==> maple: inputs <==
==> flow/design.v (excerpt) <==
module spi_host #
	(
		parameter C_S_AXIS_TDATA_WIDTH = 32,
		parameter integer C_S_AXI_DATA_WIDTH	= 32,
		parameter integer C_S_AXI_ADDR_WIDTH	= 8,
		parameter integer SPI_CS_WIDTH	= 16
	) (
	input spi_clk_i,
	output spi_clk_o,
	output spi_clk_t,
	input spi_mosi_i,
	output spi_mosi_o,
	output spi_mosi_t,
	input spi_miso_i,
	output spi_miso_o,
	output spi_miso_t,
	input [SPI_CS_WIDTH - 1:0]spi_cs_i,
	output [SPI_CS_WIDTH - 1:0]spi_cs_o,
	output [SPI_CS_WIDTH - 1:0]spi_cs_t,
	input  s_axi_aclk,
	input  s_axi_aresetn,
	input [C_S_AXI_ADDR_WIDTH-1 : 0] s_axi_awaddr,
	input  s_axi_awvalid,
	output  s_axi_awready,
	input [C_S_AXI_DATA_WIDTH-1 : 0] s_axi_wdata,
	input  s_axi_wvalid,
	output  s_axi_wready,
	output [1 : 0] s_axi_bresp,
	output  s_axi_bvalid,
	input  s_axi_bready,
	input [C_S_AXI_ADDR_WIDTH-1 : 0] s_axi_araddr,
	input  s_axi_arvalid,
	output  s_axi_arready,
	output [C_S_AXI_DATA_WIDTH-1 : 0] s_axi_rdata,
	output [1 : 0] s_axi_rresp,
	output  s_axi_rvalid,
	input  s_axi_rready,
	output  s_axis_tready,
	input [C_S_AXIS_TDATA_WIDTH-1 : 0] s_axis_tdata,
	input  s_axis_tlast,
	input  s_axis_tvalid,
	input  m_axis_tready,
	output [C_S_AXIS_TDATA_WIDTH-1 : 0] m_axis_tdata,
	output  m_axis_tlast,
	output  m_axis_tvalid
);
make LEC_CHECK=0 CAP_MARGIN=20 CORE_MARGIN=2 CORE_UTILIZATION=72 CTS_CLUSTER_DIAMETER=34 CTS_CLUSTER_SIZE=25 PLACE_DENSITY_LB_ADDON=0.25 SETUP_SLACK_MARGIN=1.24 SLEW_MARGIN=20 TNS_END_PERCENT=50 finish   # period 4.27 ns
run.sh (not shown) runs the stock make flow with config.mk's settings and CLKGATE_MAP_FILE=.
==> nickel: changes against maple <==
==> flow/config.mk (replaced) <==
export PLATFORM = sky130hd
export DESIGN_NAME = spi_host
export DESIGN_NICKNAME = spi_host
export VERILOG_FILES = /design/flow/design.v
export SDC_FILE = /design/flow/constraint.sdc
export NUM_CORES = 4
export LEC_CHECK = 0
export CAP_MARGIN = 20
export CORE_MARGIN = 2
export CORE_UTILIZATION = 23
export PLACE_DENSITY = 0.6
export SLEW_MARGIN = 20
==> flow/constraint.sdc (replaced) <==
create_clock -name core_clock -period 11.4 [get_ports {s_axi_aclk}]
set_input_delay 2.2800 -clock core_clock [delete_from_list [all_inputs] [get_ports {s_axi_aclk}]]
set_output_delay 2.2800 -clock core_clock [all_outputs]
set_load 0.01 [all_outputs]
==> willow: changes against maple <==
==> flow/config.mk (replaced) <==
export PLATFORM = sky130hd
export DESIGN_NAME = spi_host
export DESIGN_NICKNAME = spi_host
export VERILOG_FILES = /design/flow/design.v
export SDC_FILE = /design/flow/constraint.sdc
export NUM_CORES = 4
export LEC_CHECK = 0
export ABC_AREA = 1
export CAP_MARGIN = 20
export CORE_MARGIN = 2
export CORE_UTILIZATION = 72
export CTS_CLUSTER_DIAMETER = 40
export CTS_CLUSTER_SIZE = 72
export HOLD_SLACK_MARGIN = -0.1
export PLACE_DENSITY = 0.37
export SLEW_MARGIN = 20
==> flow/constraint.sdc (replaced) <==
create_clock -name core_clock -period 9.04 [get_ports {s_axi_aclk}]
set_input_delay 1.8080 -clock core_clock [delete_from_list [all_inputs] [get_ports {s_axi_aclk}]]
set_output_delay 1.8080 -clock core_clock [all_outputs]
set_load 0.01 [all_outputs]
==> violet: changes against maple <==
==> flow/config.mk (replaced) <==
export PLATFORM = sky130hd
export DESIGN_NAME = spi_host
export DESIGN_NICKNAME = spi_host
export VERILOG_FILES = /design/flow/design.v
export SDC_FILE = /design/flow/constraint.sdc
export NUM_CORES = 4
export LEC_CHECK = 0
export ABC_AREA = 1
export CAP_MARGIN = 20
export CORE_MARGIN = 2
export CORE_UTILIZATION = 72
export PLACE_DENSITY = 0.6
export SLEW_MARGIN = 20
==> flow/constraint.sdc (replaced) <==
create_clock -name core_clock -period 7.34 [get_ports {s_axi_aclk}]
set_input_delay 1.4680 -clock core_clock [delete_from_list [all_inputs] [get_ports {s_axi_aclk}]]
set_output_delay 1.4680 -clock core_clock [all_outputs]
set_load 0.01 [all_outputs]
==> results <==
In sequential cell count, willow and nickel do not differ.
The lowest power belongs to willow, the highest to nickel.
The lowest critical path depth belongs to nickel, the highest to violet.
Register-to-register slack: violet < willow < nickel.
Combinational power, highest first: nickel, violet, willow.
Wire length: willow > violet > nickel.
The lowest clock skew belongs to violet, the highest to willow.
maple stopped in global routing. willow went through all stages and came out clean. violet completed without violations. nickel went through all stages and came out clean.
==> figures <==
quantity	nickel	violet	maple	willow
Status	timing/DRC/antenna clean	timing/DRC/antenna clean	did not finish	timing/DRC/antenna clean
Stage where the flow stopped	-	-	global routing	-
Net switching power	1.31 mW	676 µW	-	650 µW
Count of maximum capacitance violations	0	0	-	0
Post-route non-filler standard cell count	2373	2553	-	2562
Peak supply drop	0.121 mV	0.171 mV	-	0.174 mV
R2r startpoint	spi_control_state[2]	spi_control_state[1]	-	spi_control_state[1]
Endpoint of the worst hold path	spi_clk_pscl[14]	front.spi_tx_data[2]	-	front.spi_tx_data[2]
Buffers plus inverters on the worst setup path	4	4	-	2
Area growth from synthesis to final layout	23.8%	18.3%	-	19.1%
Origin of the worst min-delay path	spi_clk_pscl[14]	front.spi_tx_data[2]	-	front.spi_tx_data[2]
Cell Rows	89	52	50	52
Area of the core region	58900 µm²	20100 µm²	18600 µm²	20100 µm²
Cell count along the critical path	10	15	-	11
Count of clock buffers in the final design	41	30	-	33
Combinational Power Share	37.8%	4.5%	-	4.2%


==> inputs of 11-03 <==
Starting RTL as in the previous note.
Design spi_host, start of the top module:
module spi_host #
	(
		parameter C_S_AXIS_TDATA_WIDTH = 32,
		parameter integer C_S_AXI_DATA_WIDTH	= 32,
		parameter integer C_S_AXI_ADDR_WIDTH	= 8,
		parameter integer SPI_CS_WIDTH	= 16
	) (
	input spi_clk_i,
	output spi_clk_o,
	output spi_clk_t,
	input spi_mosi_i,
	output spi_mosi_o,
	output spi_mosi_t,
	input spi_miso_i,
	output spi_miso_o,
	output spi_miso_t,
	input [SPI_CS_WIDTH - 1:0]spi_cs_i,
	output [SPI_CS_WIDTH - 1:0]spi_cs_o,
	output [SPI_CS_WIDTH - 1:0]spi_cs_t,
	input  s_axi_aclk,
	input  s_axi_aresetn,
	input [C_S_AXI_ADDR_WIDTH-1 : 0] s_axi_awaddr,
	input  s_axi_awvalid,
	output  s_axi_awready,
	input [C_S_AXI_DATA_WIDTH-1 : 0] s_axi_wdata,
	input  s_axi_wvalid,
	output  s_axi_wready,
	output [1 : 0] s_axi_bresp,
	output  s_axi_bvalid,
	input  s_axi_bready,
	input [C_S_AXI_ADDR_WIDTH-1 : 0] s_axi_araddr,
	input  s_axi_arvalid,
	output  s_axi_arready,
	output [C_S_AXI_DATA_WIDTH-1 : 0] s_axi_rdata,
	output [1 : 0] s_axi_rresp,
	output  s_axi_rvalid,
	input  s_axi_rready,
	output  s_axis_tready,
	input [C_S_AXIS_TDATA_WIDTH-1 : 0] s_axis_tdata,
	input  s_axis_tlast,
	input  s_axis_tvalid,
	input  m_axis_tready,
	output [C_S_AXIS_TDATA_WIDTH-1 : 0] m_axis_tdata,
	output  m_axis_tlast,
	output  m_axis_tvalid
);
==> flow/config.mk <==
export PLATFORM = sky130hd
export DESIGN_NAME = spi_host
export DESIGN_NICKNAME = spi_host
export VERILOG_FILES = /design/flow/design.v
export SDC_FILE = /design/flow/constraint.sdc
export NUM_CORES = 4
export LEC_CHECK = 0
export CAP_MARGIN = 20
export CORE_MARGIN = 2
export CORE_UTILIZATION = 72
export CTS_CLUSTER_DIAMETER = 91
export CTS_CLUSTER_SIZE = 24
export PLACE_DENSITY = 0.35
export SETUP_SLACK_MARGIN = 1.18
export SLEW_MARGIN = 20
export TNS_END_PERCENT = 80
==> flow/constraint.sdc <==
create_clock -name core_clock -period 4.27 [get_ports {s_axi_aclk}]
set_input_delay 0.8540 -clock core_clock [delete_from_list [all_inputs] [get_ports {s_axi_aclk}]]
set_output_delay 0.8540 -clock core_clock [all_outputs]
set_load 0.01 [all_outputs]
==> inputs of 03-23, as changes to 11-03 <==
- CORE_UTILIZATION: 72 -> 70
- CTS_CLUSTER_DIAMETER: 91 -> default
- PLACE_DENSITY: 0.35 -> 0.6
- SETUP_SLACK_MARGIN: 1.18 -> default
- TNS_END_PERCENT: 80 -> default
==> flow/constraint.sdc (replaced) <==
create_clock -name core_clock -period 4.54 [get_ports {s_axi_aclk}]
set_input_delay 0.9080 -clock core_clock [delete_from_list [all_inputs] [get_ports {s_axi_aclk}]]
set_output_delay 0.9080 -clock core_clock [all_outputs]
set_load 0.01 [all_outputs]
==> impl.org <==
#+TITLE: Implementation results

** Global routing
- The first global-routing pass estimated 73600 um of wire.
- Grt met3 use :: 12.6%

** Final layout
- Share of cell area taken by multi-input logic gates :: 43.0%

** Floorplan
- The core region is 18600 um^2.
- Chip footprint :: 20100 um^2

** Outcome
- Status :: timing/DRC/antenna clean
the above is filed under 11-03

==> impl.org <==
#+TITLE: Implementation results

** Global routing
- On met3, the global router reports a usage of 8.50%.

** Final layout
- Share of cell area taken by multi-input logic gates :: 41.9%

** Floorplan
- Chip footprint :: 20600 um^2
- Core region area :: 19300 um^2

** Outcome
- Status :: timing/DRC/antenna clean
the above is filed under 03-23



==> inputs of build 64 <==
spi_host again, from the RTL that the note above started with.
clock: 11.4 ns
lec_check: 0
abc_area: 1
cap_margin: 15
cell_pad_in_sites_detail_placement: 2
cell_pad_in_sites_global_placement: 0
core_aspect_ratio: 1.15
core_margin: 4
core_utilization: 42
cts_cluster_diameter: 23
cts_cluster_size: 27
gpl_routability_driven: 1
gpl_timing_driven: 0
hold_slack_margin: 0.14
max_routing_layer: met4
min_routing_layer: met2
place_density_lb_addon: 0.09
setup_slack_margin: 1.19
slew_margin: 25
tns_end_percent: 40
==> trial 52 (differences from build 64) <==
--- a/flow/config.mk
+++ b/flow/config.mk
@@ -16,8 +16,8 @@
 export CTS_CLUSTER_SIZE = 27
 export GPL_ROUTABILITY_DRIVEN = 1
-export GPL_TIMING_DRIVEN = 0
+export GPL_TIMING_DRIVEN = 1
 export HOLD_SLACK_MARGIN = 0.14
 export MAX_ROUTING_LAYER = met4
-export MIN_ROUTING_LAYER = met2
+export MIN_ROUTING_LAYER = met1
 export PLACE_DENSITY_LB_ADDON = 0.09
 export SETUP_SLACK_MARGIN = 1.19
==> results <==
| quantity | trial 52 | build 64 |
|---|---|---|
| Synth Area in Adders | 0.682% | 0.682% |
| Placement Rows | 73 | 73 |
| Flops & latches, synth | 245 | 245 |
| Share of the synthesized area in the top cell type | 38.4% | 38.4% |
| Gpl congestion | 0.971 | 1.08 |
| Fraction of registers with async set or reset after synthesis | 100% | 100% |
| Total cell area reported by yosys after synthesis | 14700 um^2 | 14700 um^2 |
| Effective utilization at floorplan | 42.5% | 42.5% |
| Number of synthesized flops with an enable pin | 0 | 0 |
| Register share after synthesis | 41.9% | 41.9% |
| Status | aborted with a tool error | aborted with a tool error |
| Last stage reached | clock tree synthesis (4_1_cts) | detailed placement (3_5_place_dp) |
| Mux cell area share after synthesis | 0.690% | 0.690% |


==> 10-10: inputs <==
spi_host again, from the RTL that the note above started with.
==> flow/config.mk <==
export PLATFORM = sky130hd
export DESIGN_NAME = spi_host
export DESIGN_NICKNAME = spi_host
export VERILOG_FILES = /design/flow/design.v
export SDC_FILE = /design/flow/constraint.sdc
export NUM_CORES = 4
export LEC_CHECK = 0
export CAP_MARGIN = 20
export CORE_MARGIN = 2
export CORE_UTILIZATION = 65
export CTS_CLUSTER_SIZE = 27
export GPL_ROUTABILITY_DRIVEN = 1
export MAX_ROUTING_LAYER = met4
export PLACE_DENSITY = 0.66
export SETUP_SLACK_MARGIN = 1.19
export SLEW_MARGIN = 20
==> flow/constraint.sdc <==
create_clock -name core_clock -period 7.04 [get_ports {s_axi_aclk}]
set_input_delay 1.4080 -clock core_clock [delete_from_list [all_inputs] [get_ports {s_axi_aclk}]]
set_output_delay 1.4080 -clock core_clock [all_outputs]
set_load 0.01 [all_outputs]
==> inputs of 06-22, as changes to 10-10 <==
CORE_UTILIZATION = 40   (was 65)
CTS_CLUSTER_SIZE = default   (was 27)
GPL_ROUTABILITY_DRIVEN = default   (was 1)
MAX_ROUTING_LAYER = default   (was met4)
PLACE_DENSITY = 0.6   (was 0.66)
SETUP_SLACK_MARGIN = default   (was 1.19)
==> flow/constraint.sdc (replaced) <==
create_clock -name core_clock -period 7.69 [get_ports {s_axi_aclk}]
set_input_delay 1.5380 -clock core_clock [delete_from_list [all_inputs] [get_ports {s_axi_aclk}]]
set_output_delay 1.5380 -clock core_clock [all_outputs]
set_load 0.01 [all_outputs]
==> inputs of 10-06, as changes to 10-10 <==
CORE_UTILIZATION = 40   (was 65)
CTS_CLUSTER_SIZE = default   (was 27)
GPL_ROUTABILITY_DRIVEN = default   (was 1)
MAX_ROUTING_LAYER = default   (was met4)
PLACE_DENSITY = 0.6   (was 0.66)
SETUP_SLACK_MARGIN = default   (was 1.19)
==> flow/constraint.sdc (replaced) <==
create_clock -name core_clock -period 10.0 [get_ports {s_axi_aclk}]
set_input_delay 2.0000 -clock core_clock [delete_from_list [all_inputs] [get_ports {s_axi_aclk}]]
set_output_delay 2.0000 -clock core_clock [all_outputs]
set_load 0.01 [all_outputs]
==> qor summary <==
| quantity | 10-10 | 10-06 | 06-22 |
|---|---|---|---|
| Total iterations of the first detailed-routing run | 10 | 8 | 9 |
| Switching Power | 2.084 mW | 1.487 mW | 1.995 mW |
| Tool warnings | 51 | 49 | 51 |
| Final worst setup slack | 1.375 ns | 2.409 ns | 1.393 ns |
| Met1 routing resource usage after global routing | 49.18% | 33.50% | 33.60% |
| Run status | complete, no violations | complete, no violations | complete, no violations |
| Part of the power in registers | 37.5% | 36.1% | 35.4% |
| Highest-delay cell along the critical path | sky130_fd_sc_hd__clkdlybuf4s50_1 | sky130_fd_sc_hd__a211oi_4 | sky130_fd_sc_hd__mux2i_1 |
| Number of fill cells in the layout | 1402 | 3169 | 3165 |
| Internal Dissipation | 3.416 mW | 2.517 mW | 3.265 mW |
| Reg-to-Reg Start | spi_control_state[2] | spi_control_state[2] | spi_ctl_reg[3] |
| Fraction of area in non-clock buffers | 12.01% | 11.54% | 11.69% |
| Overall die area | 22190 µm² | 35640 µm² | 35640 µm² |
| PD cells | 338.2 nW/µm² | 241.2 nW/µm² | 315.8 nW/µm² |
| Number of cell instances on the worst register-to-register path | 8 | 7 | 6 |


==> 07-23 <==
spi_host again, from the RTL that the note above started with.
Settings: LEC_CHECK=0, CAP_MARGIN=0, CORE_MARGIN=2, CORE_UTILIZATION=72, CTS_CLUSTER_DIAMETER=47, CTS_CLUSTER_SIZE=27, GPL_ROUTABILITY_DRIVEN=1, MAX_ROUTING_LAYER=met4, PLACE_DENSITY=0.66, SETUP_SLACK_MARGIN=0.6, SLEW_MARGIN=20; clock period 4.3 ns.
==> 09-28 (differences from 07-23) <==
- CAP_MARGIN: 0 -> 20
- CORE_ASPECT_RATIO: unset -> 0.86
- CORE_UTILIZATION: 72 -> 40
- CTS_CLUSTER_DIAMETER: 47 -> unset
- CTS_CLUSTER_SIZE: 27 -> unset
- GPL_ROUTABILITY_DRIVEN: 1 -> unset
- MAX_ROUTING_LAYER: met4 -> unset
- PLACE_DENSITY: 0.66 -> unset
- PLACE_DENSITY_LB_ADDON: unset -> 0.03
- SETUP_SLACK_MARGIN: 0.6 -> unset
==> flow/constraint.sdc (replaced) <==
create_clock -name core_clock -period 10.0 [get_ports {s_axi_aclk}]
set_input_delay 2.0000 -clock core_clock [delete_from_list [all_inputs] [get_ports {s_axi_aclk}]]
set_output_delay 2.0000 -clock core_clock [all_outputs]
set_load 0.01 [all_outputs]
==> job_summary.md <==
### Flow metrics

| Metric | Value |
|---|---|
| Die X | `203.3 um` |
| Clk ins delay skew pair | `0.54 ns` |
| Final Cell Area | `16650 sq um` |
| Status | `complete, no violations` |
| Routed vias | `11767` |
| Logic area | `6879 sq um` |
| Clock-cell share | `6.291%` |
| Filler cells | `3230` |
| Clkbuf count | `44` |
| Met2 wire len | `18.37 mm` |
the above is filed under 09-28

==> job_summary.md <==
### Flow metrics

| Metric | Value |
|---|---|
| Routed vias | `14794` |
| Die X | `141.7 um` |
| Filler cells | `711` |
| Status | `complete, no violations` |
| Final Cell Area | `16880 sq um` |
| Logic area | `7041 sq um` |
| Clkbuf count | `29` |
the above is filed under 07-23

No activity file was given, so power comes from the tool's default toggle rates.
